==> design.v <==
module DFF( input D ,input D1 ,output reg Q, input Write,input Write1, input Clk);
	always@(posedge Clk) 
	begin
	if(Write)
		begin
		Q<=D;
		end
	else if(Write1)
		begin
		Q<=D1;
		end
	else
		Q<=Q;
	end
endmodule
module Register(input[15:0] in_Reg,input[15:0] in_Reg1, output [15:0] out_Reg, input reg_Write,input reg_Write1, input Clk);
	DFF D0(in_Reg[0],in_Reg1[0],out_Reg[0],reg_Write,reg_Write1,Clk);
	DFF D1(in_Reg[1],in_Reg1[1],out_Reg[1],reg_Write,reg_Write1,Clk);
	DFF D2(in_Reg[2],in_Reg1[2],out_Reg[2],reg_Write,reg_Write1,Clk);
	DFF D3(in_Reg[3],in_Reg1[3],out_Reg[3],reg_Write,reg_Write1,Clk);
	DFF D4(in_Reg[4],in_Reg1[4],out_Reg[4],reg_Write,reg_Write1,Clk);
	DFF D5(in_Reg[5],in_Reg1[5],out_Reg[5],reg_Write,reg_Write1,Clk);
	DFF D6(in_Reg[6],in_Reg1[6],out_Reg[6],reg_Write,reg_Write1,Clk);
	DFF D7(in_Reg[7],in_Reg1[7],out_Reg[7],reg_Write,reg_Write1,Clk);
	DFF D8(in_Reg[8],in_Reg1[8],out_Reg[8],reg_Write,reg_Write1,Clk);
	DFF D9(in_Reg[9],in_Reg1[9],out_Reg[9],reg_Write,reg_Write1,Clk);
	DFF D10(in_Reg[10],in_Reg1[10],out_Reg[10],reg_Write,reg_Write1,Clk);
	DFF D11(in_Reg[11],in_Reg1[11],out_Reg[11],reg_Write,reg_Write1,Clk);
	DFF D12(in_Reg[12],in_Reg1[12],out_Reg[12],reg_Write,reg_Write1,Clk);
	DFF D13(in_Reg[13],in_Reg1[13],out_Reg[13],reg_Write,reg_Write1,Clk);
	DFF D14(in_Reg[14],in_Reg1[14],out_Reg[14],reg_Write,reg_Write1,Clk);
	DFF D15(in_Reg[15],in_Reg1[15],out_Reg[15],reg_Write,reg_Write1,Clk);
endmodule
module IRlt(input Clk, input [15:0] in_IR, input IR_Write, output [15:0] out_IR);
	Register IR(in_IR,16'd0,out_IR,IR_Write,1'b0,Clk);
endmodule
module Decoder3to8(DestReg, DecOut);
	input [2:0] DestReg;
	output reg [7:0] DecOut;
	always@(DestReg)
	casex(DestReg)
		3'b000: DecOut=8'b00000001;
		3'b001: DecOut=8'b00000010;
		3'b010: DecOut=8'b00000100;
		3'b011: DecOut=8'b00001000;
		3'b100: DecOut=8'b00010000;
		3'b101: DecOut=8'b00100000;
		3'b110: DecOut=8'b01000000;
		3'b111: DecOut=8'b10000000;
	endcase
endmodule
module Mux8to1(reg_Out1,reg_Out2,reg_Out3,reg_Out4,reg_Out5,reg_Out6,reg_Out7,reg_Out8,Bus,Src);
	input[15:0]reg_Out1,reg_Out2,reg_Out3,reg_Out4,reg_Out5,reg_Out6,reg_Out7,reg_Out8;
	input[2:0]Src;
	output reg [15:0]Bus;
	always@(reg_Out1,reg_Out2,reg_Out3,reg_Out4,reg_Out5,reg_Out6,reg_Out7,reg_Out8 ,Src)
	begin
	case(Src)
		3'b000:Bus=reg_Out1;
		3'b001:Bus=reg_Out2;
		3'b010:Bus=reg_Out3;
		3'b011:Bus=reg_Out4;
		3'b100:Bus=reg_Out5;
		3'b101:Bus=reg_Out6;
		3'b110:Bus=reg_Out7;
		3'b111:Bus=reg_Out8;
	endcase
	end
endmodule
module RegFile(SrcA, SrcB,SrcC, DestReg, WriteData,WriteData1, OutBusA, OutBusB,OutBusC,reg_Write,reg_Write1, Clk);
	input [2:0]SrcA, SrcB,SrcC, DestReg;
	input Clk,reg_Write,reg_Write1;
	input [15:0]WriteData,WriteData1;
	output[15:0]OutBusA, OutBusB,OutBusC;
	wire [7:0]DecOut,DecOut1,Array,Array1;
	wire [15:0]out_Reg1,out_Reg2,out_Reg3,out_Reg4,out_Reg5,out_Reg6,out_Reg7,out_Reg8;
	wire [2:0]out;
		Register R1(16'd1,WriteData1,out_Reg1,1'b1,1'b0,Clk);
		Register R2(16'd3,WriteData1,out_Reg2,1'b1,1'b0,Clk);
		Register R3(16'd4,WriteData1,out_Reg3,1'b1,1'b0,Clk);
		Register R4(16'd15,WriteData1,out_Reg4,1'b1,1'b0,Clk);
		Register R5(WriteData,WriteData1,out_Reg5,Array[4],Array1[4],Clk);
		Register R6(WriteData,WriteData1,out_Reg6,Array[5],Array1[5],Clk);
		Register R7(WriteData,WriteData1,out_Reg7,Array[6],Array1[6],Clk);
		Register R8(WriteData,WriteData1,out_Reg8,Array[7],Array1[7],Clk);
		Decoder3to8 dec(DestReg,DecOut);
		Decoder3to8 dec1(SrcA,DecOut1);
		and (Array1[0],DecOut1[0],reg_Write1);
		and (Array1[1],DecOut1[1],reg_Write1);
		and (Array1[2],DecOut1[2],reg_Write1);
		and (Array1[3],DecOut1[3],reg_Write1);
		and (Array1[4],DecOut1[4],reg_Write1);
		and (Array1[5],DecOut1[5],reg_Write1);
		and (Array1[6],DecOut1[6],reg_Write1);
		and (Array1[7],DecOut1[7],reg_Write1);
		and (Array[0],DecOut[0],reg_Write);
		and (Array[1],DecOut[1],reg_Write);
		and (Array[2],DecOut[2],reg_Write);
		and (Array[3],DecOut[3],reg_Write);
		and (Array[4],DecOut[4],reg_Write);
		and (Array[5],DecOut[5],reg_Write);
		and (Array[6],DecOut[6],reg_Write);
		and (Array[7],DecOut[7],reg_Write);
		Mux8to1 m(out_Reg1,out_Reg2,out_Reg3,out_Reg4,out_Reg5,out_Reg6,out_Reg7,out_Reg8,OutBusA,SrcA);
		Mux8to1 m1(out_Reg1,out_Reg2,out_Reg3,out_Reg4,out_Reg5,out_Reg6,out_Reg7,out_Reg8,OutBusB,SrcB);
		Mux8to1 m2(out_Reg1,out_Reg2,out_Reg3,out_Reg4,out_Reg5,out_Reg6,out_Reg7,out_Reg8,OutBusC,SrcC);
endmodule
module Mux2to1(input control, input[15:0] in0, input[15:0] in1, output reg[15:0] out);
always @ (in0 or in1 or control) begin
	case(control)
		1'b0: out=in0;
		1'b1: out=in1;
	endcase
end
endmodule
module Mux4to1(input[1:0] control, input[15:0] in0, input[15:0] in1, input[15:0] in2, input[15:0] in3, output reg[15:0] out);
always @ (control or in0 or in1 or in2 or in3) begin
	case(control)
		2'b00: out=in0;
		2'b01: out=in1;
		2'b10: out=in2;
		2'b11: out=in3;
	endcase
end
endmodule
module Mux4to1_3bit(input [2:0]Src1,input [2:0]Src2, input [1:0]index,output reg [2:0]out);
	always@(Src1,Src2,index)
	begin
	case(index)
		2'b00:out=Src1;
		2'b10:out=Src2;
		2'b01:out=Src1;
		2'b11:out=Src1;
endcase
end
endmodule
module Mux5to1(input[2:0] control, input[15:0] in0, input[15:0] in1, input[15:0] in2, input[15:0] in3, input[15:0] in4, output reg[15:0] out);
always @ (control or in0 or in1 or in2 or in3 or in4) begin
	case(control)
		3'b000: out=in0;
		3'b001: out=in1;
		3'b010: out=in2;
		3'b011: out=in3;
		3'b100: out=in4;
		default: out=0;
	endcase
end
endmodule
module Sext6b(input[5:0] in, output reg[15:0] out);
	always @ (in)
		out = {in[5],in[5],in[5],in[5],in[5],in[5],in[5],in[5],in[5],in[5],in[5],in};
endmodule
module Sext3b(input[2:0] in, output reg[15:0] out);
	always @ (in)
		out = {in[2],in[2],in[2],in[2],in[2],in[2],in[2],in[2],in[2],in[2],in[2],in[2],in[2],in};
endmodule
module Zext6b(input[5:0] in, output reg[15:0] out);
	always @ (in)
		out = {1'b0,1'b0,1'b0,1'b0,1'b0,1'b0,1'b0,1'b0,1'b0,1'b0,in};
endmodule
module shiftconcat (input[15:0] in1, input[11:0] in2, output reg[15:0] out);
reg[11:0] temp;
always @ (in1,in2) begin
	out = {in1[15:13],in2,1'b0};
end
endmodule 
module shift1 (input[15:0] in, output[15:0]  out);
	assign out=in<<1;
endmodule
module ALU(input[3:0] aluop, input[15:0] A, input[15:0] B, input[15:0] C, output reg [15:0] LO, output reg[15:0] HI, output reg NZ);
	wire[15:0] out1; wire[15:0] out2;
	always @ (aluop,A,B,C) begin
		HI=0;
		LO=0;
		NZ=0;
		case(aluop)
			4'b0000: LO=A+B+C;
			4'b0001: LO=A-B-C;
			4'b0010: LO=A+B-C;
			4'b0011: begin
						if (C==16'd0) begin
							LO=16'hffff;
							HI=B;
						end
						else begin
							LO=B/C; 
							HI=B%C;
						end
					 end
			4'b0100: LO=A+B+C;
			4'b0101: LO=A<<C;
			4'b0110: LO=A>>C;
			4'b0111: LO=$signed(A)>>>C;
			4'b1000: LO=C+A;
			4'b1001: LO=C+A;
			4'b1010: begin
						if (A!=B)
							NZ=1;
						end
			4'b1011: LO = A|C;
			4'b1100: LO = A+C; 
			4'b1101: LO = B+C;  
			4'b1111: LO = A+B;
			default: ;
		endcase
	end
endmodule
module ctrlckt(input clk,
input reset,
input [3:0] opcode,
output reg w1,
output reg w2,
output reg pcwritecond,
output reg pcwrite,
output reg iord,
output reg memread,
output reg memwrite,
output reg [1:0] memtoreg,
output reg irwrite,
output reg A,
output reg B,
output reg [2:0] C,
output reg [1:0] pcsource,
output reg [3:0] aluop,
output reg ccpcinit,
output reg [3:0]opcodereg,
output reg [2:0]curstate);
always@(posedge clk)
	begin
	if(reset) begin
		curstate<=3'b000;
		w1<=1'b0;
		w2<=1'b0;
		pcwritecond<=1'b0;
		pcwrite<=1'b0;
		iord<=1'b0;
		memread<=1'b0;
		memwrite<=1'b0;
		memtoreg<=2'b00;
		irwrite<=1'b0;
		A<=1'b0;
		B<=1'b0;
		C<=3'b000;
		pcsource<=2'b00;
		aluop<=4'b0000;
		ccpcinit<=1;
	end
	else begin
		ccpcinit<=0;
		if(curstate==3'b000)
			begin
			curstate<=3'b001;
			w1<=1'b0;
			w2<=1'b0;
			pcwritecond<=1'b0;
			pcwrite<=1'b1;
			iord<=1'b0;
			memread<=1'b1;
			memwrite<=1'b0;
			memtoreg<=2'b00;
			irwrite<=1'b1;
			A<=1'b0;
			B<=1'b0;
			C<=3'b000;
			pcsource<=2'b00;
			aluop<=4'b1111;  
		end
		else if(curstate==3'b001)
			begin
			opcodereg<=opcode;
			curstate<=3'b010;
			w1<=1'b0;
			w2<=1'b0;
			pcwritecond<=1'b0;
			pcwrite<=1'b0;
			iord<=1'b0;
			memread<=1'b0;
			memwrite<=1'b0;
			memtoreg<=2'b00;
			irwrite<=1'b0;
			A<=1'b0;
			B<=1'b0;
			C<=3'b001;
			pcsource<=2'b00;
			aluop<=4'b1100;  
		end
		else if(curstate==3'b010)
			begin
				if(opcode==4'b0000)
				begin
					curstate<=3'b011;
					w1<=1'b0;
					w2<=1'b0;
					pcwritecond<=1'b0;
					pcwrite<=1'b0;
					iord<=1'b0;
					memread<=1'b0;
					memwrite<=1'b0;
					memtoreg<=2'b00;
					irwrite<=1'b0;
					A<=1'b1;
					B<=1'b1;
					C<=3'b000;
					pcsource<=2'b00;
					aluop<=4'b0000;
				end
				else if(opcode==4'b0001)
				begin
					curstate<=3'b011;
					w1<=1'b0;
					w2<=1'b0;
					pcwritecond<=1'b0;
					pcwrite<=1'b0;
					iord<=1'b0;
					memread<=1'b0;
					memwrite<=1'b0;
					memtoreg<=2'b00;
					irwrite<=1'b0;
					A<=1'b1;
					B<=1'b1;
					C<=3'b000;
					pcsource<=2'b00;
					aluop<=4'b0001;
				end
				else if (opcode==4'b0010)
				begin
					curstate<=3'b011;
					w1<=1'b0;
					w2<=1'b0;
					pcwritecond<=1'b0;
					pcwrite<=1'b0;
					iord<=1'b0;
					memread<=1'b0;
					memwrite<=1'b0;
					memtoreg<=2'b00;
					irwrite<=1'b0;
					A<=1'b1;
					B<=1'b1;
					C<=3'b000;
					pcsource<=2'b00;
					aluop<=4'b0010;
				end
				else if (opcode==4'b0011)
				begin
					curstate<=3'b011;
					w1<=1'b0;
					w2<=1'b0;
					pcwritecond<=1'b0;
					pcwrite<=1'b0;
					iord<=1'b0;
					memread<=1'b0;
					memwrite<=1'b0;
					memtoreg<=2'b00;
					irwrite<=1'b0;
					A<=1'b1;
					B<=1'b1;
					C<=3'b000;
					pcsource<=2'b00;
					aluop<=4'b0011;
				end
				else if(opcode == 4'b0100)
				begin
					curstate<=3'b011;
					w1<=1'b0;
					w2<=1'b0;
					pcwritecond<=1'b0;
					pcwrite<=1'b0;
					iord<=1'b0;
					memread<=1'b0;
					memwrite<=1'b0;
					memtoreg<=2'b00;
					irwrite<=1'b0;
					A<=1'b1;
					B<=1'b1;
					C<=3'b011;
					pcsource<=2'b00;
					aluop<=4'b0100;
				end
				else if(opcode==4'b0101)
				begin
					curstate<=3'b011;
					w1<=1'b0;
					w2<=1'b0;
					pcwritecond<=1'b0;
					pcwrite<=1'b0;
					iord<=1'b0;
					memread<=1'b0;
					memwrite<=1'b0;
					memtoreg<=2'b00;
					irwrite<=1'b0;
					A<=1'b1;
					B<=1'b1;
					C<=3'b011;
					pcsource<=2'b00;
					aluop<=4'b0101;
				end
				else if (opcode==4'b0110)
				begin
					curstate<=3'b011;
					w1<=1'b0;
					w2<=1'b0;
					pcwritecond<=1'b0;
					pcwrite<=1'b0;
					iord<=1'b0;
					memread<=1'b0;
					memwrite<=1'b0;
					memtoreg<=2'b00;
					irwrite<=1'b0;
					A<=1'b1;
					B<=1'b1;
					C<=3'b011;
					pcsource<=2'b00;
					aluop<=4'b0110;
				end
				else if (opcode == 4'b0111)
				begin
					curstate<=3'b011;
					w1<=1'b0;
					w2<=1'b0;
					pcwritecond<=1'b0;
					pcwrite<=1'b0;
					iord<=1'b0;
					memread<=1'b0;
					memwrite<=1'b0;
					memtoreg<=2'b00;
					irwrite<=1'b0;
					A<=1'b1;
					B<=1'b1;
					C<=3'b011;
					pcsource<=2'b00;
					aluop<=4'b0111;
				end
				else if (opcode==4'b1000)
				begin
					curstate<=3'b011;
					w1<=1'b0;
					w2<=1'b0;
					pcwritecond<=1'b0;
					pcwrite<=1'b0;
					iord<=1'b0;
					memread<=1'b0;
					memwrite<=1'b0;
					memtoreg<=2'b00;
					irwrite<=1'b0;
					A<=1'b1;
					B<=1'b0;
					C<=3'b010;
					pcsource<=2'b00;
					aluop<=4'b1000;
				end
				else if(opcode==4'b1001)
				begin
					curstate<=3'b011;
					w1<=1'b0;
					w2<=1'b0;
					pcwritecond<=1'b0;
					pcwrite<=1'b0;
					iord<=1'b0;
					memread<=1'b0;
					memwrite<=1'b0;
					memtoreg<=2'b00;
					irwrite<=1'b0;
					A<=1'b1;
					B<=1'b0;
					C<=3'b010;
					pcsource<=2'b00;
					aluop<=4'b1001;
				end
				else if (opcode==4'b1010)
				begin
					curstate<=3'b000;
					w1<=1'b0;
					w2<=1'b0;
					pcwritecond<=1'b1;
					pcwrite<=1'b0;
					iord<=1'b0;
					memread<=1'b0;
					memwrite<=1'b0;
					memtoreg<=2'b00;
					irwrite<=1'b0;
					A<=1'b1;
					B<=1'b1;
					C<=3'b010;
					pcsource<=2'b10;
					aluop<=4'b1010;
				end
				else if(opcode==4'b1011)
				begin
					curstate<=3'b011;
					w1<=1'b0;
					w2<=1'b0;
					pcwritecond<=1'b0;
					pcwrite<=1'b0;
					iord<=1'b0;
					memread<=1'b0;
					memwrite<=1'b0;
					memtoreg<=2'b00;
					irwrite<=1'b0;
					A<=1'b1;
					B<=1'b0;
					C<=3'b100;
					pcsource<=2'b00;
					aluop<=4'b1011;
				end
				else if(opcode==4'b1100)
				begin
					curstate<=3'b000;
					w1<=1'b0;
					w2<=1'b0;
					pcwritecond<=1'b0;
					pcwrite<=1'b1;
					iord<=1'b0;
					memread<=1'b0;
					memwrite<=1'b0;
					memtoreg<=2'b00;
					irwrite<=1'b0;
					A<=1'b1;
					B<=1'b0;
					C<=3'b010;
					pcsource<=2'b01;
					aluop<=4'b1100;
				end
				else if(opcode == 4'b1101)
				begin
					curstate<=3'b000;
					w1<=1'b1;
					w2<=1'b0;
					pcwritecond<=1'b0;
					pcwrite<=1'b1;
					iord<=1'b0;
					memread<=1'b0;
					memwrite<=1'b0;
					memtoreg<=2'b10;
					irwrite<=1'b0;
					A<=1'b1;
					B<=1'b0;
					C<=3'b010;
					pcsource<=2'b00;
					aluop<=4'b1100;
				end		
			end
		else if (curstate==3'b011)	
			begin
				if(opcode==4'b0000)
				begin
					curstate<=3'b000;
					w1<=1'b1;
					w2<=1'b0;
					pcwritecond<=1'b0;
					pcwrite<=1'b0;
					iord<=1'b0;
					memread<=1'b0;
					memwrite<=1'b0;
					memtoreg<=2'b01;
					irwrite<=1'b0;
					A<=1'b0;
					B<=1'b0;
					C<=3'b000;
					pcsource<=2'b00;
					aluop<=4'b1110;
				end	
				else if (opcode==4'b0001)
				begin
					curstate<=3'b000;
					w1<=1'b1;
					w2<=1'b0;
					pcwritecond<=1'b0;
					pcwrite<=1'b0;
					iord<=1'b0;
					memread<=1'b0;
					memwrite<=1'b0;
					memtoreg<=2'b01;
					irwrite<=1'b0;
					A<=1'b0;
					B<=1'b0;
					C<=3'b000;
					pcsource<=2'b00;
					aluop<=4'b1110;
				end
				else if(opcode == 4'b0010)
				begin
					curstate<=3'b000;
					w1<=1'b1;
					w2<=1'b0;
					pcwritecond<=1'b0;
					pcwrite<=1'b0;
					iord<=1'b0;
					memread<=1'b0;
					memwrite<=1'b0;
					memtoreg<=2'b01;
					irwrite<=1'b0;
					A<=1'b0;
					B<=1'b0;
					C<=3'b000;
					pcsource<=2'b00;
					aluop<=4'b1110;
				end
				else if(opcode==4'b0011)
				begin
					curstate<=3'b000;
					w1<=1'b1;
					w2<=1'b1;
					pcwritecond<=1'b0;
					pcwrite<=1'b0;
					iord<=1'b0;
					memread<=1'b0;
					memwrite<=1'b0;
					memtoreg<=2'b01;
					irwrite<=1'b0;
					A<=1'b0;
					B<=1'b0;
					C<=3'b000;
					pcsource<=2'b00;
					aluop<=4'b1110;
				end
				else if(opcode==4'b0100)
				begin
					curstate<=3'b000;
					w1<=1'b1;
					w2<=1'b0;
					pcwritecond<=1'b0;
					pcwrite<=1'b0;
					iord<=1'b0;
					memread<=1'b0;
					memwrite<=1'b0;
					memtoreg<=2'b01;
					irwrite<=1'b0;
					A<=1'b1;
					B<=1'b0;
					C<=3'b100;
					pcsource<=2'b00;
					aluop<=4'b1110;
				end
				else if(opcode==4'b0101)
				begin
					curstate<=3'b000;
					w1<=1'b1;
					w2<=1'b0;
					pcwritecond<=1'b0;
					pcwrite<=1'b0;
					iord<=1'b0;
					memread<=1'b0;
					memwrite<=1'b0;
					memtoreg<=2'b01;
					irwrite<=1'b0;
					A<=1'b1;
					B<=1'b0;
					C<=3'b100;
					pcsource<=2'b00;
					aluop<=4'b1110;
				end
				else if(opcode==4'b0110)
				begin
					curstate<=3'b000;
					w1<=1'b1;
					w2<=1'b0;
					pcwritecond<=1'b0;
					pcwrite<=1'b0;
					iord<=1'b0;
					memread<=1'b0;
					memwrite<=1'b0;
					memtoreg<=2'b01;
					irwrite<=1'b0;
					A<=1'b1;
					B<=1'b0;
					C<=3'b100;
					pcsource<=2'b00;
					aluop<=4'b1110;
				end
				else if(opcode==4'b0111)
				begin
					curstate<=3'b000;
					w1<=1'b1;
					w2<=1'b0;
					pcwritecond<=1'b0;
					pcwrite<=1'b0;
					iord<=1'b0;
					memread<=1'b0;
					memwrite<=1'b0;
					memtoreg<=2'b01;
					irwrite<=1'b0;
					A<=1'b1;
					B<=1'b0;
					C<=3'b100;
					pcsource<=2'b00;
					aluop<=4'b1110;
				end
				else if(opcode==4'b1000)
				begin
					curstate<=3'b100;
					w1<=1'b0;
					w2<=1'b0;
					pcwritecond<=1'b0;
					pcwrite<=1'b0;
					iord<=1'b1;
					memread<=1'b1;
					memwrite<=1'b0;
					memtoreg<=2'b00;
					irwrite<=1'b0;
					A<=1'b0;
					B<=1'b0;
					C<=3'b100;
					pcsource<=2'b00;
					aluop<=4'b1110;
				end
				else if(opcode==4'b1001)
				begin
					curstate<=3'b000;
					w1<=1'b0;
					w2<=1'b0;
					pcwritecond<=1'b0;
					pcwrite<=1'b0;
					iord<=1'b1;
					memread<=1'b0;
					memwrite<=1'b1;
					memtoreg<=2'b00;
					irwrite<=1'b0;
					A<=1'b1;
					B<=1'b0;
					C<=3'b100;
					pcsource<=2'b00;
					aluop<=4'b1110;
					opcodereg<=opcode;
				end
				else if(opcode==4'b1011)
				begin
					curstate<=3'b000;
					w1<=1'b1;
					w2<=1'b0;
					pcwritecond<=1'b0;
					pcwrite<=1'b0;
					iord<=1'b0;
					memread<=1'b0;
					memwrite<=1'b0;
					memtoreg<=2'b01;
					irwrite<=1'b0;
					A<=1'b0;
					B<=1'b0;
					C<=3'b000;
					pcsource<=2'b00;
					aluop<=4'b1110;
				end
			end
		else if (curstate==3'b100) begin
			if(opcode==4'b1000)
			begin
				curstate<=3'b000;
				w1<=1'b1;
				w2<=1'b0;
				pcwritecond<=1'b0;
				pcwrite<=1'b0;
				iord<=1'b0;
				memread<=1'b0;
				memwrite<=1'b0;
				memtoreg<=2'b00;
				irwrite<=1'b0;
				A<=1'b0;
				B<=1'b0;
				C<=3'b000;
				pcsource<=2'b00;
				aluop<=4'b1110;
			end	
		end
	end	
end
endmodule
module WorkingFinal(input clk, input reset, input wire[15:0] mem_rdata, output wire[15:0] mem_addr, output wire[15:0] mem_wdata, output wire mem_we, output wire halt);
	wire[15:0] MemOut, IRout, AluOutLo, AluOutHi, ALUInA, ALUInB, ALUInC, PCin, PCout, MemAddr, OutBusB, DMRout, RegWD1;
	wire ccpcwrite, ccirwrite, ccA, ccB, ccw1;
	wire[2:0] ccC, RFinB, curstate;
	wire[3:0] opcodereg, ccaluop;
	wire[15:0] LOout,Bout, RegWD2,OutBusA,OutBusC,Aout,Cout,PCSrcIn1,AluSrcCIn1,AluSrcCIn2,AluSrcCIn3,AluSrcCIn4;
	wire wNZ, wire1, PCwrite1,ccw2,ccpcwritecond,cciord,ccmemread,ccmemwrite,ccpcinit;
	wire[1:0] ccpcsource,ccmemtoreg;
	ctrlckt  cc (clk,reset,IRout[15:12],ccw1,ccw2,ccpcwritecond,ccpcwrite,cciord,ccmemread,ccmemwrite,ccmemtoreg,ccirwrite,ccA,ccB,ccC,ccpcsource,ccaluop,ccpcinit,opcodereg,curstate);
	and(wire1,ccpcwritecond,wNZ);
	or(PCwrite1,wire1,ccpcwrite);
	Register PC (PCin,16'd0,PCout,PCwrite1,ccpcinit,clk);
	Mux2to1 IorD (cciord,PCout,LOout,MemAddr);
	assign mem_addr = MemAddr;
	assign mem_wdata = Bout;
	assign mem_we = ccmemwrite;
	assign MemOut = mem_rdata;
	assign halt = (curstate == 3'b010) && (IRout[15:13] == 3'b111);
	IRlt ir1(clk,MemOut,ccirwrite,IRout);
	Register DMR(MemOut,16'd0,DMRout,1'b1,1'b0,clk);
	Mux4to1 MemToReg(ccmemtoreg,DMRout,LOout,PCout,16'd1,RegWD1);
	Mux4to1_3bit m4to13bit (IRout[5:3],IRout[11:9],IRout[15:14],RFinB);
	RegFile rfile1 (IRout[8:6],RFinB,IRout[2:0],IRout[11:9],RegWD1,RegWD2,OutBusA,OutBusB,OutBusC,ccw1,ccw2,clk);
	Register RegAluSrcA(OutBusA,16'd0,Aout,1'b1,1'b0,clk);
	Register RegAluSrcB(OutBusB,16'd0,Bout,1'b1,1'b0,clk);
	Register RegAluSrcC(OutBusC,16'd0,Cout,1'b1,1'b0,clk);
	shiftconcat conc (PCout,IRout[11:0],PCSrcIn1);
	Sext6b s6b (IRout[5:0], AluSrcCIn2);
	shift1 sh1 (AluSrcCIn2,AluSrcCIn1);
	Sext3b s3b (IRout[2:0], AluSrcCIn3);
	Zext6b z6b (IRout[5:0],AluSrcCIn4);
	Mux2to1 AluSrcA(ccA, PCout, Aout, ALUInA);
	Mux2to1 AluSrcB(ccB, 16'd2, Bout,ALUInB);
	Mux5to1 AluSrcC(ccC, Cout, AluSrcCIn1, AluSrcCIn2, AluSrcCIn3, AluSrcCIn4, ALUInC);
	ALU alu (ccaluop, ALUInA,ALUInB,ALUInC, AluOutLo,AluOutHi,wNZ);
	Register HI(AluOutHi,16'd0,RegWD2,1'b1,ccpcinit,clk);
	Register LO(AluOutLo,16'd0,LOout,1'b1,ccpcinit,clk);
	Mux4to1 PCSrc (ccpcsource,AluOutLo,PCSrcIn1,LOout,16'd1,PCin);
endmodule
==> run.sh <==
#!/bin/bash
# the make line also repeats each setting of config.mk as NAME=value (left out here)
make -C /OpenROAD-flow-scripts/flow DESIGN_CONFIG=/design/flow/config.mk WORK_HOME=/design/flow/orfs CLKGATE_MAP_FILE= finish
==> config.mk <==
export PLATFORM = sky130hd
export DESIGN_NAME = WorkingFinal
export DESIGN_NICKNAME = WorkingFinal
export VERILOG_FILES = /design/flow/design.v
export SDC_FILE = /design/flow/constraint.sdc
export NUM_CORES = 4
export LEC_CHECK = 0
export CAP_MARGIN = 10
export CELL_PAD_IN_SITES_DETAIL_PLACEMENT = 1
export CELL_PAD_IN_SITES_GLOBAL_PLACEMENT = 2
export CORE_MARGIN = 10
export CORE_UTILIZATION = 23
export CTS_CLUSTER_SIZE = 87
export HOLD_SLACK_MARGIN = 0.19
export MAX_ROUTING_LAYER = met4
export MIN_ROUTING_LAYER = met2
export PLACE_DENSITY_LB_ADDON = 0.02
export SLEW_MARGIN = 5
==> constraint.sdc <==
create_clock -name core_clock -period 30.0 [get_ports {clk}]
set_input_delay 6.0000 -clock core_clock [delete_from_list [all_inputs] [get_ports {clk}]]
set_output_delay 6.0000 -clock core_clock [all_outputs]
set_load 0.01 [all_outputs]
==> results.txt, run 1 <==
Outcome -> no timing/DRC/antenna violations
Fin Hold WS -> 0.457 ns
Clk sink count -> 238
Port Buffers -> 51
Largest net degree at the start of global routing -> 38
Tot GR Track Use -> 38.4%
Max Cap Viol -> 0
Total wire length -> 147 mm
Hold endpoint -> cc.curstate[1]
TritonCTS clock tree -> done
Final setup viols -> 0
Yosys cell count -> 2990
Hold path cells -> 2
CTS buffer count -> 25
R2R Setup Slk -> 1.21 ns
Synth Seq Share -> 24.1%
DR pass1 iterations -> 10
Synth Register Bits -> 238
Core Density at Floorplan -> 23.2%
Met2 WL post-DR -> 70.7 mm
Post-DRT Antenna Nets -> 0
Syn. warnings -> 13
Hold wc startpoint -> cc.curstate[1]
Post-route cell area -> 0.0285 mm^2
WP data arrival -> 29.25 ns
XOR-XNOR Cells, Area Fraction -> 4.39%
Final Slew Violations -> 0
Vias per cell -> 7.68
Fill cell count -> 12300
Worst skew pair latency -> 0.57 ns
Synth Instances -> 2990
Required @ worst endpoint -> 30.46 ns
Routability cong. -> 0.990
Asr flop ratio synth -> 0%
# DRC -> 0
DR WL met3 -> 68.2 mm
Overflow after GRT -> 0
Syn Nets -> 3225
Final hold violations -> 0
Buf/Inv on CP -> 15
Area leader, netlist -> edfxtp_1
RR Startpoint -> RegAluSrcC.D14.Q
Most frequent cell after synthesis -> a21oi_1
CP max stage delay -> 0.72 ns
Synth cell types -> 98
Layout Skew -> 0.0175 ns
CTS HTree Levels -> 1
Placed Area -> 0.0266 mm^2
Beginning of the critical path -> RegAluSrcC.D14.Q
Synth-to-Final Area Change -> 19.8%
First-pass GRT wire length -> 203 mm
Maximum clock frequency -> 34.7 MHz
Die area -> 0.117 mm^2
Most used DFF post-synth -> dfxtp_1
CP dominant cell by count -> buf_4
R2R Path End -> HI.D14.Q
Yosys adder share -> 12.0%
Class of the worst hold path -> reg -> reg
Complex Gates by Area -> 28.0%
Critical path class -> reg -> reg
EDFF count, synth -> 96
Setup crit end kind -> flip-flop
Top cells, area -> edfxtp_1 (12%), dfxtp_1 (12%), ha_1 (10%)
Most frequent cells after synthesis -> a21oi_1 (288), nor2_1 (280), nand2_1 (272), ha_1 (198), o21ai_0 (155)
# rows -> 117
Simple-Gate Area Share -> 20.0%
Crit path launch type -> flip-flop
Total core area -> 0.102 mm^2
Setup_tns -> 0 ns
Clk slew on worst S/H paths -> 0.06 ns
Area share, top type -> 12.1%
Via count -> 35000
Synthesis area per yosys -> 0.0238 mm^2
CP max stage cell -> or4b_2
Post-DP HPWL -> 111 mm
Vias in the first global route -> 39000
Stages on worst setup path -> 128
Iter 0 DRT Violations -> 5381
Number of top-level pins -> 52
Post-synth design cell area -> 0.0238 mm^2
Chip width -> 341 um
Worst Path Max Fanout -> 19
CP delay by family, top -> AND-OR/OR-AND gates
Cycle use final -> 96.0%
CP endpoint -> HI.D14.Q
Mux frac, synth -> 6.66%
Worst slew margin -> 10.3%
Initial antenna violation count -> 14
R2R depth -> 128
Die Ht -> 341 um
Root Buffer -> clkbuf_16
Syn Area/Cell -> 7.94 um^2
Comb area leader -> AND-OR/OR-AND gates
Routed wire per std cell -> 32.4 um
Clk buf depth -> 3
Worst-margin pin slew -> 1.33 ns
WL met1 -> 0 um
Post-layout minimum cycle time -> 28.79 ns
Highest metal used -> met4
Tool warnings -> 30
Final nets -> 3317
==> final cells by class <==
cell class	instances	area (um^2)	area share [%]
Inverter	119	447	1.57
Clock buffer	38	756	2.66
Timing Repair Buffer	233	1920	6.74
Tap cell	1368	1710	6.01
Clock inverter	7	66.3	0.233
Sequential cell	238	5730	20.1
Antenna cell	80	200	0.703
Multi-Input combinational cell	2465	17600	62.0
==> per-stage QoR <==
| stage | cells | utilization [%] | setup slack, ns |
|---|---|---|---|
| after global routing | 4531 | 27.8 | -0.172 |
| after detailed placement | 4398 | 26.0 | -0.821 |
| after global placement | 4398 | 26.0 | -0.629 |
| after floorplan | 2990 | - | 1.35 |
| after CTS | 4447 | 26.9 | 0.0873 |
| final | 4548 | 27.9 | 1.21 |
==> timing repair <==
action	in CTS	in global routing
endpoints found under the setup margin	18	20
pin swaps	1	23
hold buffers	0	0
buffers inserted	4	18
gates resized	15	132
==> routing by layer <==
metal	vias to the layer above	global-route usage, %
met5	-	-
met4	0	4.22
met3	829	54.4
met2	11300	42.0
met1	11400	-
li1	11400	-
==> inputs of run 2 (changes only) <==
- ABC_AREA: default -> 1
- CAP_MARGIN: 10 -> 20
- CELL_PAD_IN_SITES_DETAIL_PLACEMENT: 1 -> default
- CELL_PAD_IN_SITES_GLOBAL_PLACEMENT: 2 -> default
- CORE_MARGIN: 10 -> 2
- CORE_UTILIZATION: 23 -> 66
- CTS_CLUSTER_SIZE: 87 -> default
- GPL_TIMING_DRIVEN: default -> 0
- HOLD_SLACK_MARGIN: 0.19 -> -0.1
- PLACE_DENSITY_LB_ADDON: 0.02 -> 0.04
- SLEW_MARGIN: 5 -> 20
- TNS_END_PERCENT: default -> 25
- clock period: 30.0 -> 37.3 ns (I/O delays scaled with it)
==> run 2 against run 1 <==
  * The run now fails in global routing (5_1_grt)
  * Die size down 69%
  * Area after synthesis decreased by 4.7%
  * Synthesized cell count grew 11%
==> results.txt, run 2 <==
Comb area leader -> simple AND/OR/NAND/NOR gates
Most frequent cell after synthesis -> nand2_1
Clk buf depth -> 3 (unchanged)
Chip width -> 189 um (-45%)
Place WS -> 5.48 ns (+6.30 ns)
Synth Seq Share -> 25.3% (+1.2 points)
Placed Area -> 0.0238 mm^2 (-10%)
Complex Gates by Area -> 21.0% (-7.0 points)
Post-cts hold buffer count -> 0 (unchanged)
CTS HTree Levels -> 1 (unchanged)
Area leader, netlist -> nand2_1
Cts repair resizes -> 0 (-15)
Synth Instances -> 3329 (+11%)
Clk sink count -> 238 (unchanged)
Yosys cell count -> 3329 (+11%)
Simple-Gate Area Share -> 27.5% (+7.6 points)
Exit stage -> global routing (5_1_grt)
Synth cell types -> 70 (-29%)
Post-synth design cell area -> 0.0226 mm^2 (-4.7%)
Post-CTS Setup Repair Bufs -> 0 (-4)
Mux frac, synth -> 0.0442% (-6.6 points)
Top cells, area -> nand2_1 (13%), edfxtp_1 (13%), dfxtp_1 (13%)
Core Density at Floorplan -> 67.3% (+44 points)
Area share, top type -> 13.1% (+0.95 points)
# rows -> 67 (-43%)
Synth Register Bits -> 238 (unchanged)
Port Buffers -> 51 (unchanged)
Overflow after GRT -> 370
Most used DFF post-synth -> dfxtp_1
Post-DP HPWL -> 66.0 mm (-41%)
Routability cong. -> 1.54 (+56%)
Asr flop ratio synth -> 0% (unchanged)
Number of top-level pins -> 52 (unchanged)
XOR-XNOR Cells, Area Fraction -> 3.17% (-1.2 points)
CTS buffer count -> 20 (-20%)
Synthesis area per yosys -> 0.0226 mm^2 (-4.7%)
Most frequent cells after synthesis -> nand2_1 (789), inv_1 (462), o21ai_0 (322), nor2_1 (209), ha_1 (198)
Die area -> 0.0358 mm^2 (-69%)
Error Message -> [ERROR GRT-0116] Global routing finished with congestion. Check the congestion regions in the DRC Viewer.
Outcome -> did not finish
EDFF count, synth -> 96 (unchanged)
Tot GR Track Use -> 79.0%
Syn Area/Cell -> 6.80 um^2 (-14%)
Root Buffer -> clkbuf_16
Die Ht -> 189 um (-45%)
Total core area -> 0.0336 mm^2 (-67%)
Syn. warnings -> 13 (unchanged)
Yosys adder share -> 12.6% (+0.60 points)
Syn Nets -> 3564 (+11%)
Dpl cells -> 3833 (-13%)
run 2: stage by stage:
| stage | hold WS [ns] |
|---|---|
| after floorplan | 0.419 |
| after CTS | 0.451 |
| after global placement | 0.431 |
| after detailed placement | 0.434 |
run 2: routing by layer:
metal / overflow / GRT usage (%)
met2: 30 / 82.1
met4: 28 / 55.0
met3: 312 / 89.7
met5: - / -
met1: - / -
==> inputs of run 3 (changes only) <==
- CORE_UTILIZATION: 66 -> 72
- GPL_TIMING_DRIVEN: 0 -> default
- HOLD_SLACK_MARGIN: -0.1 -> default
- MAX_ROUTING_LAYER: met4 -> default
- MIN_ROUTING_LAYER: met2 -> default
- PLACE_DENSITY: default -> 0.41
- PLACE_DENSITY_LB_ADDON: 0.04 -> default
- SETUP_SLACK_MARGIN: default -> 3.06
- TNS_END_PERCENT: 25 -> default
- clock period: 37.3 -> 36.0 ns (I/O delays scaled with it)
==> run 3 against run 2 <==
  * Now clean on timing, DRC and antenna
  * Area after synthesis unchanged
  * Synthesized cell count did not move
  * Die size fell by 8.2%
==> results.txt, run 3 <==
Synth cell types -> 70 (unchanged)
Beginning of the critical path -> ir1.IR.D5.Q
Die area -> 0.0329 mm^2 (-8.2%)
Complex Gates by Area -> 21.0% (unchanged)
Fill cell count -> 2166
RR Startpoint -> ir1.IR.D5.Q
R2R Setup Slk -> 5.07 ns
Cycle use final -> 85.9%
Post-DP HPWL -> 64.4 mm (-2.5%)
Hold wc startpoint -> cc.aluop[1]
Top cells, area -> nand2_1 (13%), edfxtp_1 (13%), dfxtp_1 (13%)
Final hold violations -> 0
Vias in the first global route -> 24400
Total core area -> 0.0307 mm^2 (-8.5%)
Clk slew on worst S/H paths -> 0.07 ns
TritonCTS clock tree -> done
Worst skew pair latency -> 0.53 ns
Overflow after GRT -> 0
CP max stage delay -> 0.54 ns
Synth-to-Final Area Change -> 8.37%
Critical path class -> reg -> reg
Area leader, netlist -> nand2_1
# rows -> 64 (-4.5%)
Worst-margin pin slew -> 1.17 ns
Iter 0 DRT Violations -> 5011
EDFF count, synth -> 96 (unchanged)
Mux frac, synth -> 0.0442% (unchanged)
CP delay by family, top -> simple AND/OR/NAND/NOR gates
Crit path launch type -> flip-flop
CTS HTree Levels -> 1 (unchanged)
CTS buffer count -> 22 (+10%)
Tool warnings -> 32
Synthesis area per yosys -> 0.0226 mm^2 (unchanged)
Die Ht -> 181 um (-4.2%)
CP max stage cell -> edfxtp_1
Port Buffers -> 51 (unchanged)
Layout Skew -> 0.0306 ns
Chip width -> 181 um (-4.2%)
Syn. warnings -> 13 (unchanged)
Post-synth design cell area -> 0.0226 mm^2 (unchanged)
Largest net degree at the start of global routing -> 51
Clk sink count -> 238 (unchanged)
XOR-XNOR Cells, Area Fraction -> 3.17% (unchanged)
Outcome -> no timing/DRC/antenna violations
Routability cong. -> 1.14 (-26%)
Hold endpoint -> cc.aluop[1]
Stages on worst setup path -> 243
Worst Path Max Fanout -> 19
Post-layout minimum cycle time -> 30.93 ns
Simple-Gate Area Share -> 27.5% (unchanged)
Most used DFF post-synth -> dfxtp_1
Synth Register Bits -> 238 (unchanged)
First-pass GRT wire length -> 137 mm
Buf/Inv on CP -> 18
Clk buf depth -> 3 (unchanged)
Routed wire per std cell -> 24.2 um
Setup crit end kind -> flip-flop
Final Slew Violations -> 0
R2R depth -> 243
Most frequent cell after synthesis -> nand2_1
Area share, top type -> 13.1% (unchanged)
Synth Seq Share -> 25.3% (unchanged)
WP data arrival -> 31.32 ns
Number of top-level pins -> 52 (unchanged)
Via count -> 26100
RSZ-0062 raised after global routing -> false
Core Density at Floorplan -> 73.6% (+6.3 points)
Maximum clock frequency -> 32.3 MHz
Syn Nets -> 3564 (unchanged)
Most frequent cells after synthesis -> nand2_1 (789), inv_1 (462), o21ai_0 (322), nor2_1 (209), ha_1 (198)
Synth Instances -> 3329 (unchanged)
Yosys adder share -> 12.6% (unchanged)
Total wire length -> 91.2 mm
Comb area leader -> simple AND/OR/NAND/NOR gates
Hold path cells -> 2
Setup_tns -> 0 ns
Asr flop ratio synth -> 0% (unchanged)
Root Buffer -> clkbuf_16
Fin util -> 79.8%
Final setup viols -> 0
Finished Layout Cells -> 3765
DR pass1 iterations -> 14
Dpl cells -> 3700 (-3.5%)
Initial antenna violation count -> 11
CP endpoint -> HI.D8.Q
Post-DRT Antenna Nets -> 0
# DRC -> 0
Max Cap Viol -> 0
Class of the worst hold path -> reg -> reg
CP dominant cell by count -> nand2_1
Required @ worst endpoint -> 36.39 ns
Yosys cell count -> 3329 (unchanged)
Vias per cell -> 6.94
Tot GR Track Use -> 53.6%
Syn Area/Cell -> 6.80 um^2 (unchanged)
Final nets -> 3586
Worst slew margin -> 21.0%
R2R Path End -> HI.D8.Q
run 3: per-stage QoR:
step | worst slack, ns | area, um^2 | hold slack (ns)
finish | 5.07 | 24500 | 0.475
global route | 2.75 | 24500 | 0.481
CTS | 3.36 | 24200 | 0.472
detailed placement | 3.84 | 23400 | 0.440
global placement | 6.03 | 23400 | 0.429
floorplan | 9.77 | 22600 | 0.419
run 3: final cells by class:
cell class / instances / area, um^2 / share of cell area [%]
Sequential cell: 238 / 5730 / 23.3
Inverter: 484 / 1830 / 7.46
Timing Repair Buffer: 104 / 938 / 3.83
Antenna cell: 2 / 5.00 / 0.0204
Tap cell: 396 / 495 / 2.02
Clock buffer: 30 / 653 / 2.66
Clock inverter: 10 / 125 / 0.510
Multi-Input combinational cell: 2499 / 14700 / 60.1
Timing Repair inverter: 2 / 12.5 / 0.0510
run 3: what timing repair did:
| action | CTS | global route |
|---|---|---|
| gates resized | 0 | 50 |
| hold buffers | 0 | 0 |
| setup endpoints to repair | 0 | 20 |
| buffers inserted | 0 | 21 |
run 3: routing by layer:
layer / wire [um] / GRT usage (%)
met1: 29700 / 62.7
met2: 36400 / 78.4
met3: 15200 / 20.4
met4: 9920 / 43.5
met5: 70 / 0
==> inputs of run 4 (changes only) <==
- ABC_AREA: 1 -> default
- CORE_UTILIZATION: 72 -> 68
- CTS_CLUSTER_DIAMETER: default -> 363
- MAX_ROUTING_LAYER: default -> met4
- PLACE_DENSITY: 0.41 -> default
- SETUP_SLACK_MARGIN: 3.06 -> 5.0
- TNS_END_PERCENT: default -> 5
- clock period: 36.0 -> 30.0 ns (I/O delays scaled with it)
==> run 4 against run 3 <==
  * The flow now stops in global routing (5_1_grt)
  * Die size increased by 11%
  * Synthesized cell count decreased by 10%
  * Area after synthesis increased by 5.0%
==> results.txt, run 4 <==
Outcome -> did not finish
Exit stage -> global routing (5_1_grt)
Error Message -> [ERROR GRT-0232] Routing congestion too high. Check the congestion heatmap in the GUI.
Complex Gates by Area -> 28.0% (+7.0 points)
Synth cell types -> 98 (+40%)
Syn Area/Cell -> 7.94 um^2 (+17%)
XOR-XNOR Cells, Area Fraction -> 4.39% (+1.2 points)
Post-cts hold buffer count -> 0 (unchanged)
Synthesis area per yosys -> 0.0238 mm^2 (+5.0%)
# rows -> 68 (+6.3%)
Asr flop ratio synth -> 0% (unchanged)
Most frequent cells after synthesis -> a21oi_1 (288), nor2_1 (280), nand2_1 (272), ha_1 (198), o21ai_0 (155)
CTS HTree Levels -> 1 (unchanged)
Core Density at Floorplan -> 68.9% (-4.7 points)
Chip width -> 191 um (+5.3%)
Area leader, netlist -> edfxtp_1
Yosys cell count -> 2990 (-10%)
Mux frac, synth -> 6.66% (+6.6 points)
Synth Seq Share -> 24.1% (-1.2 points)
Syn Nets -> 3225 (-9.5%)
Port Buffers -> 51 (unchanged)
Synth Register Bits -> 238 (unchanged)
Post-synth design cell area -> 0.0238 mm^2 (+5.0%)
Syn. warnings -> 13 (unchanged)
Routability cong. -> 1.13 (-0.27%)
Clk sink count -> 238 (unchanged)
Root Buffer -> clkbuf_16
Number of top-level pins -> 52 (unchanged)
Comb area leader -> AND-OR/OR-AND gates
Most frequent cell after synthesis -> a21oi_1
Total core area -> 0.0345 mm^2 (+12%)
Tot GR Track Use -> 75.6%
Area share, top type -> 12.1% (-0.95 points)
Clk buf depth -> 3 (unchanged)
Post-DP HPWL -> 70.8 mm (+10%)
Simple-Gate Area Share -> 20.0% (-7.6 points)
Die area -> 0.0364 mm^2 (+11%)
Overflow after GRT -> 25
CTS buffer count -> 22 (unchanged)
Synth Instances -> 2990 (-10%)
Yosys adder share -> 12.0% (-0.60 points)
Top cells, area -> edfxtp_1 (12%), dfxtp_1 (12%), ha_1 (10%)
EDFF count, synth -> 96 (unchanged)
Most used DFF post-synth -> dfxtp_1
Die Ht -> 191 um (+5.3%)
==> run 4: timing repair <==
| action | in CTS |
|---|---|
| setup endpoints to repair | 22 |
| resized | 222 |
| gates cloned | 0 |
| pin swaps | 139 |
| endpoints found under the hold margin | 0 |
| buffers inserted | 205 |
==> run 4: per-stage QoR <==
stage,hold slack [ns],instance area (um^2),setup WS (ns),std cells
3_3_place_gp,0.435,25000,0.891,3379
2_1_floorplan,0.426,24300,5.01,2990
3_5_place_dp,0.443,25000,0.0878,3379
4_1_cts,0.466,28400,4.86,3624
==> run 4: metal layers <==
metal	GRT usage, %	overflow
met1	77.4	0
met5	-	-
met4	68.2	6
met2	90.8	17
met3	57.2	2
==> inputs of run 5 (changes only) <==
- ABC_AREA: default -> 1
- CAP_MARGIN: 20 -> 10
- CELL_PAD_IN_SITES_DETAIL_PLACEMENT: default -> 0
- CELL_PAD_IN_SITES_GLOBAL_PLACEMENT: default -> 0
- CORE_MARGIN: 2 -> 3
- CORE_UTILIZATION: 68 -> 63
- CTS_CLUSTER_DIAMETER: 363 -> default
- CTS_CLUSTER_SIZE: default -> 80
- GPL_ROUTABILITY_DRIVEN: default -> 0
- HOLD_SLACK_MARGIN: default -> 0.05
- MAX_ROUTING_LAYER: met4 -> default
- SETUP_SLACK_MARGIN: 5.0 -> default
- SLEW_MARGIN: 20 -> 10
- TNS_END_PERCENT: 5 -> default
- clock period: 30.0 -> 25.9 ns (I/O delays scaled with it)
==> run 5 against run 4 <==
  * Now fails the layout checks on negative setup slack
  * Synthesized cell count grew 11%
  * Die size increased by 4.9%
  * Area after synthesis fell by 4.7%
==> results.txt, run 5 <==
Initial antenna violation count -> 8
Total core area -> 0.0350 mm^2 (+1.5%)
CP max stage delay -> 0.35 ns
Die Ht -> 196 um (+2.4%)
Yosys cell count -> 3329 (+11%)
Asr flop ratio synth -> 0% (unchanged)
Class of the worst hold path -> reg -> reg
Post-route cell area -> 0.0281 mm^2
Layout Skew -> 0.0172 ns
RSZ-0062 raised after global routing -> true
SO Viols -> negative setup slack
Most frequent cells after synthesis -> nand2_1 (789), inv_1 (462), o21ai_0 (322), nor2_1 (209), ha_1 (198)
Post-cts hold buffer count -> 0 (unchanged)
Mux frac, synth -> 0.0442% (-6.6 points)
Total wire length -> 102 mm
CP endpoint -> HI.D15.Q
R2R depth -> 251
Worst skew pair latency -> 0.52 ns
Tot GR Track Use -> 43.8%
Port Buffers -> 51 (unchanged)
Buf/Inv on CP -> 20
Iter 0 DRT Violations -> 5011
Die area -> 0.0382 mm^2 (+4.9%)
Fill cell count -> 2243
Final nets -> 3846
XOR-XNOR Cells, Area Fraction -> 3.17% (-1.2 points)
Synth Register Bits -> 238 (unchanged)
TritonCTS clock tree -> done
Post-DRT Antenna Nets -> 0
Post-DP HPWL -> 65.3 mm (-7.8%)
Worst Path Max Fanout -> 8
CP delay by family, top -> simple AND/OR/NAND/NOR gates
Via count -> 27800
Max Cap Viol -> 0
R2R Setup Slk -> -2.01 ns
Yosys adder share -> 12.6% (+0.60 points)
RR Startpoint -> cc.C[1]
EDFF count, synth -> 96 (unchanged)
Setup crit end kind -> flip-flop
Chip width -> 196 um (+2.4%)
Beginning of the critical path -> cc.C[1]
Synth Seq Share -> 25.3% (+1.2 points)
# DRC -> 0
# rows -> 68 (unchanged)
Post-layout minimum cycle time -> 27.91 ns
Syn. warnings -> 13 (unchanged)
Root Buffer -> clkbuf_16
Hold endpoint -> cc.aluop[5]
Final setup viols -> 19
WP data arrival -> 28.34 ns
Worst-margin pin slew -> 1.29 ns
Clk slew on worst S/H paths -> 0.07 ns
Required @ worst endpoint -> 26.33 ns
Final hold violations -> 0
Clk buf depth -> 3 (unchanged)
Hold wc startpoint -> cc.aluop[5]
Worst slew margin -> 13.4%
Routed wire per std cell -> 25.0 um
Cycle use final -> 108%
Hold path cells -> 2
Area leader, netlist -> nand2_1
Vias in the first global route -> 24100
Area share, top type -> 13.1% (+0.95 points)
Setup ws final -> -2.01 ns
Comb area leader -> simple AND/OR/NAND/NOR gates
Most used DFF post-synth -> dfxtp_1
Top cells, area -> nand2_1 (13%), edfxtp_1 (13%), dfxtp_1 (13%)
DR pass1 iterations -> 15
Synth cell types -> 70 (-29%)
Maximum clock frequency -> 35.8 MHz
Logic area -> 0.0161 mm^2
Syn Nets -> 3564 (+11%)
Crit path launch type -> flip-flop
Post-synth design cell area -> 0.0226 mm^2 (-4.7%)
CP max stage cell -> dfxtp_2
CTS buffer count -> 24 (+9.1%)
Fin util -> 80.5%
Number of top-level pins -> 52 (unchanged)
Simple-Gate Area Share -> 27.5% (+7.6 points)
Stages on worst setup path -> 251
CTS HTree Levels -> 1 (unchanged)
R2R Path End -> HI.D15.Q
Synthesis area per yosys -> 0.0226 mm^2 (-4.7%)
Complex Gates by Area -> 21.0% (-7.0 points)
Outcome -> complete, but fails checks
Largest net degree at the start of global routing -> 51
Most frequent cell after synthesis -> nand2_1
Syn Area/Cell -> 6.80 um^2 (-14%)
Vias per cell -> 6.79
Flop area -> 0.00573 mm^2
Synth Instances -> 3329 (+11%)
Final Slew Violations -> 0
Core Density at Floorplan -> 64.7% (-4.2 points)
Critical path class -> reg -> reg
Synth-to-Final Area Change -> 24.4%
Placed Area -> 0.0244 mm^2 (-2.5%)
CP dominant cell by count -> nand2_2
Overflow after GRT -> 0
Clk sink count -> 238 (unchanged)
Tool warnings -> 33
First-pass GRT wire length -> 133 mm
## run 5: final cells by class
class	count	share of cell area (%)
Antenna cell	12	0.107
Timing Repair inverter	1	0.0178
Clock inverter	11	0.409
Clock buffer	33	2.48
Multi-Input combinational cell	2500	57.3
Timing Repair Buffer	362	10.8
Tap cell	455	2.02
Inverter	484	6.53
Sequential cell	238	20.4
## run 5: timing repair
item | 4_1_cts | 5_1_grt
setup endpoints to repair | 18 | 20
resized | 117 | 282
pin swaps | 93 | 212
setup buffers | 88 | 76
gates cloned | 3 | 2
## run 5: stage by stage
| step | hold slack, ns | worst slack [ns] | std cells | TNS [ns] |
|---|---|---|---|---|
| floorplan | 0.419 | 0.0385 | 3329 | 0 |
| detailed placement | 0.439 | -1.19 | 3877 | -17.90 |
| CTS | 0.455 | 0.00489 | 4012 | 0 |
| finish | 0.458 | -2.01 | 4096 | -33.09 |
| global placement | 0.430 | -0.0277 | 3877 | -0.0277 |
| global route | 0.486 | -3.48 | 4086 | -59.87 |
## run 5: routing by layer
| layer | wire length, um | up-vias | part of all wire (%) | track usage, % |
|---|---|---|---|---|
| met3 | 16600 | 951 | 16 | 10.9 |
| met5 | 322 | - | 0.31 | 0 |
| li1 | - | 11800 | - | - |
| met2 | 40700 | 2616 | 40 | 66.7 |
| met4 | 11100 | 12 | 11 | 31.7 |
| met1 | 33500 | 12400 | 33 | 54.0 |
==> inputs of run 6 (changes only) <==
- ABC_AREA: 1 -> default
- CAP_MARGIN: 10 -> 20
- CELL_PAD_IN_SITES_DETAIL_PLACEMENT: 0 -> default
- CELL_PAD_IN_SITES_GLOBAL_PLACEMENT: 0 -> default
- CORE_MARGIN: 3 -> 2
- CORE_UTILIZATION: 63 -> 70
- CTS_CLUSTER_SIZE: 80 -> 37
- GPL_ROUTABILITY_DRIVEN: 0 -> default
- HOLD_SLACK_MARGIN: 0.05 -> 0.3
- SETUP_SLACK_MARGIN: default -> -1.28
- SLEW_MARGIN: 10 -> 20
- clock period: 25.9 -> 26.3 ns (I/O delays scaled with it)
==> run 6 against run 5 <==
  * Final cell count shrank 12%
  * Sequential share of layout area grew 0.51 points
  * Setup slack gained 1.4 ns
  * The layout still fails its checks (negative setup slack)
  * Final area shrank 2.5%
  * Core utilization grew 1.5 points
==> results.txt, run 6 <==
Root Buffer -> clkbuf_16
Setup crit end kind -> flip-flop
Dpl cells -> 3539 (-8.7%)
Hold wc startpoint -> cc.curstate[1]
Mux frac, synth -> 6.66% (+6.6 points)
Worst skew pair latency -> 0.51 ns (about the same)
Vias in the first global route -> 24200 (+0.64%)
Synth cell types -> 98 (+40%)
R2R depth -> 126 (-50%)
WL met1 -> 31.9 mm (-5.0%)
Layout Skew -> 0.0145 ns (-0.00265 ns)
Largest net degree at the start of global routing -> 52 (+2.0%)
Core Density at Floorplan -> 71.0% (+6.3 points)
Die Ht -> 188 um (-3.7%)
R2R Path End -> HI.D14.Q
Asr flop ratio synth -> 0% (unchanged)
Final nets -> 3385 (-12%)
Fill cell count -> 2147 (-4.3%)
Routability cong. -> 1.20
Top cells, area -> edfxtp_1 (12%), dfxtp_1 (12%), ha_1 (10%)
Cycle use final -> 103% (-5.3 points)
Crit path launch type -> flip-flop
Post-synth design cell area -> 0.0238 mm^2 (+5.0%)
Overflow after GRT -> 0 (unchanged)
Chip width -> 188 um (-3.7%)
CP max stage cell -> or4b_2
# rows -> 67 (-1.5%)
Area share, top type -> 12.1% (-0.95 points)
Final Slew Violations -> 0 (unchanged)
CP max stage delay -> 0.68 ns (+0.33 ns)
Vias per cell -> 7.41 (+9.1%)
Synth-to-Final Area Change -> 15.5%
Syn Area/Cell -> 7.94 um^2 (+17%)
Port Buffers -> 51 (unchanged)
Clk slew on worst S/H paths -> 0.07 ns (about the same)
Worst Path Max Fanout -> 14 (+6)
Yosys cell count -> 2990 (-10%)
Tool warnings -> 32 (-3.0%)
Met2 WL post-DR -> 38.5 mm (-5.3%)
Most frequent cell after synthesis -> a21oi_1
Synth Seq Share -> 24.1% (-1.2 points)
DR WL met3 -> 14.1 mm (-15%)
Number of top-level pins -> 52 (unchanged)
CP endpoint -> HI.D14.Q
Required @ worst endpoint -> 26.69 ns (+0.36 ns)
Buf/Inv on CP -> 15 (-25%)
Logic area -> 0.0176 mm^2 (+9.4%)
Beginning of the critical path -> RegAluSrcC.D8.Q
Placed Area -> 0.0258 mm^2 (+6.0%)
CP dominant cell by count -> buf_4
XOR-XNOR Cells, Area Fraction -> 4.39% (+1.2 points)
Critical path class -> reg -> reg
Stages on worst setup path -> 126 (-50%)
Syn Nets -> 3225 (-9.5%)
Comb area leader -> AND-OR/OR-AND gates
Yosys adder share -> 12.0% (-0.60 points)
Post-DRT Antenna Nets -> 0 (unchanged)
CTS buffer count -> 21 (-13%)
TritonCTS clock tree -> done
Finished Layout Cells -> 3613 (-12%)
DR pass1 iterations -> 14 (-1)
Iter 0 DRT Violations -> 4486 (-10%)
Post-DP HPWL -> 68.3 mm (+4.6%)
Simple-Gate Area Share -> 20.0% (-7.6 points)
Tot GR Track Use -> 49.4% (+5.6 points)
# DRC -> 0 (unchanged)
Highest metal used -> met5
Clk sink count -> 238 (unchanged)
Worst slew margin -> 28.3% (+15 points)
WP data arrival -> 27.35 ns (-0.99 ns)
Post-layout minimum cycle time -> 26.96 ns (-0.955 ns)
Worst-margin pin slew -> 1.05 ns (-0.237 ns)
Clk buf depth -> 3 (unchanged)
Outcome -> complete, but fails checks
Final setup viols -> 18 (-1)
EDFF count, synth -> 96 (unchanged)
First-pass GRT wire length -> 137 mm (+3.3%)
Die area -> 0.0354 mm^2 (-7.4%)
Class of the worst hold path -> reg -> reg
Initial antenna violation count -> 6 (-2)
Most used DFF post-synth -> dfxtp_1
Syn. warnings -> 13 (unchanged)
RR Startpoint -> RegAluSrcC.D8.Q
Post-route cell area -> 0.0274 mm^2 (-2.5%)
Place WS -> -1.29 ns (-0.101 ns)
Hold path cells -> 2 (unchanged)
Final hold violations -> 0 (unchanged)
Area leader, netlist -> edfxtp_1
Total core area -> 0.0334 mm^2 (-4.3%)
Via count -> 26800 (-3.7%)
Maximum clock frequency -> 37.1 MHz (+3.5%)
CTS HTree Levels -> 1 (unchanged)
Routed wire per std cell -> 25.9 um (+3.7%)
Complex Gates by Area -> 28.0% (+7.0 points)
Max Cap Viol -> 0 (unchanged)
Total wire length -> 93.6 mm (-8.5%)
CP delay by family, top -> AND-OR/OR-AND gates
Most frequent cells after synthesis -> a21oi_1 (288), nor2_1 (280), nand2_1 (272), ha_1 (198), o21ai_0 (155)
Setup ws final -> -0.659 ns (+1.35 ns)
Fin Hold WS -> 0.454 ns (-0.00423 ns)
SO Viols -> negative setup slack
Synth Instances -> 2990 (-10%)
R2R Setup Slk -> -0.66 ns (+1.35 ns)
Flop area -> 0.00573 mm^2 (about the same)
Hold endpoint -> cc.curstate[1]
Synthesis area per yosys -> 0.0238 mm^2 (+5.0%)
Synth Register Bits -> 238 (unchanged)
## run 6: area by class of cell
| cell class | instances | area share (%) |
|---|---|---|
| Sequential cell | 238 | 20.9 |
| Tap cell | 448 | 2.04 |
| Clock inverter | 9 | 0.283 |
| Inverter | 119 | 1.63 |
| Multi-Input combinational cell | 2466 | 64.3 |
| Timing Repair Buffer | 304 | 8.85 |
| Clock buffer | 28 | 2.05 |
| Antenna cell | 1 | 0.00912 |
## run 6: timing repair
action                                  4_1_cts  5_1_grt
setup buffers                                 0       39
resized                                       2      132
hold buffers                                  0        0
cloned                                        1        0
pin swaps                                     1       51
endpoints found under the setup margin        8       20
## run 6: routing by layer
layer | track usage, % | vias to the layer above
li1 | - | 11500
met1 | 61.5 | 12200
met2 | 74.6 | 2344
met3 | 14.3 | 710
met4 | 33.0 | 8
met5 | 0 | -
## run 6: per-stage QoR
| step | setup TNS [ns] | utilization (%) |
|---|---|---|
| 6_report | -8.09 | 82.0 |
| 2_1_floorplan | -19.24 | - |
| 3_5_place_dp | -18.58 | 77.3 |
| 4_1_cts | -17.86 | 79.2 |
| 3_3_place_gp | -2.58 | 77.2 |
| 5_1_grt | -26.86 | 82.0 |
==> inputs of run 7 (changes only) <==
- CTS_CLUSTER_DIAMETER: default -> 364
- clock period: 26.3 -> 23.5 ns (I/O delays scaled with it)
==> run 7 against run 6 <==
  * The flow now stops in global routing (5_1_grt)
  * Area after synthesis is the same
  * Die size is the same
  * Synthesized cell count is the same
==> results.txt, run 7 <==
Dpl cells -> 3863 (+9.2%)
Area leader, netlist -> edfxtp_1
CTS HTree Levels -> 1 (unchanged)
Total core area -> 0.0334 mm^2 (unchanged)
Number of top-level pins -> 52 (unchanged)
Error Message -> [ERROR GRT-0232] Routing congestion too high. Check the congestion heatmap in the GUI.
Outcome -> did not finish
Mux frac, synth -> 6.66% (unchanged)
Synth Seq Share -> 24.1% (unchanged)
Syn Area/Cell -> 7.94 um^2 (unchanged)
Area share, top type -> 12.1% (unchanged)
Clk buf depth -> 3 (unchanged)
Port Buffers -> 51 (unchanged)
Overflow after GRT -> 533
XOR-XNOR Cells, Area Fraction -> 4.39% (unchanged)
Clk sink count -> 238 (unchanged)
Most frequent cells after synthesis -> a21oi_1 (288), nor2_1 (280), nand2_1 (272), ha_1 (198), o21ai_0 (155)
Syn. warnings -> 13 (unchanged)
Post-DP HPWL -> 76.8 mm (+12%)
EDFF count, synth -> 96 (unchanged)
Top cells, area -> edfxtp_1 (12%), dfxtp_1 (12%), ha_1 (10%)
Asr flop ratio synth -> 0% (unchanged)
Tot GR Track Use -> 85.8%
Syn Nets -> 3225 (unchanged)
Synth Instances -> 2990 (unchanged)
Complex Gates by Area -> 28.0% (unchanged)
Routability cong. -> 1.22 (+2.4%)
Synth cell types -> 98 (unchanged)
Chip width -> 188 um (unchanged)
Simple-Gate Area Share -> 20.0% (unchanged)
Synth Register Bits -> 238 (unchanged)
Most used DFF post-synth -> dfxtp_1
Exit stage -> global routing (5_1_grt)
Yosys adder share -> 12.0% (unchanged)
Die Ht -> 188 um (unchanged)
Most frequent cell after synthesis -> a21oi_1
Die area -> 0.0354 mm^2 (unchanged)
CTS buffer count -> 10 (-52%)
Comb area leader -> AND-OR/OR-AND gates
Post-synth design cell area -> 0.0238 mm^2 (unchanged)
Synthesis area per yosys -> 0.0238 mm^2 (unchanged)
Root Buffer -> clkbuf_16
Yosys cell count -> 2990 (unchanged)
Post-cts hold buffer count -> 0 (unchanged)
# rows -> 67 (unchanged)
Core Density at Floorplan -> 71.0% (unchanged)
==> run 7: through the flow <==
step | util (%) | setup TNS [ns] | area [um^2] | setup WS (ns) | hold slack, ns
after floorplan | - | -21.57 | 24500 | -1.30 | 0.426
after global placement | 86.3 | -26.08 | 28900 | -1.57 | 0.434
after detailed placement | 86.3 | -45.74 | 28900 | -2.63 | 0.440
after CTS | 88.3 | -31.46 | 29500 | -1.84 | 0.465
==> run 7: timing repair <==
action	4_1_cts
endpoints found under the setup margin	18
buffers inserted	24
pin swaps	26
gates resized	47
==> run 7: metal layers <==
layer,global-route usage (%),GRT overflow
met1,84.0,11
met2,101,312
met3,72.7,23
met4,90.4,185
met5,34.5,2
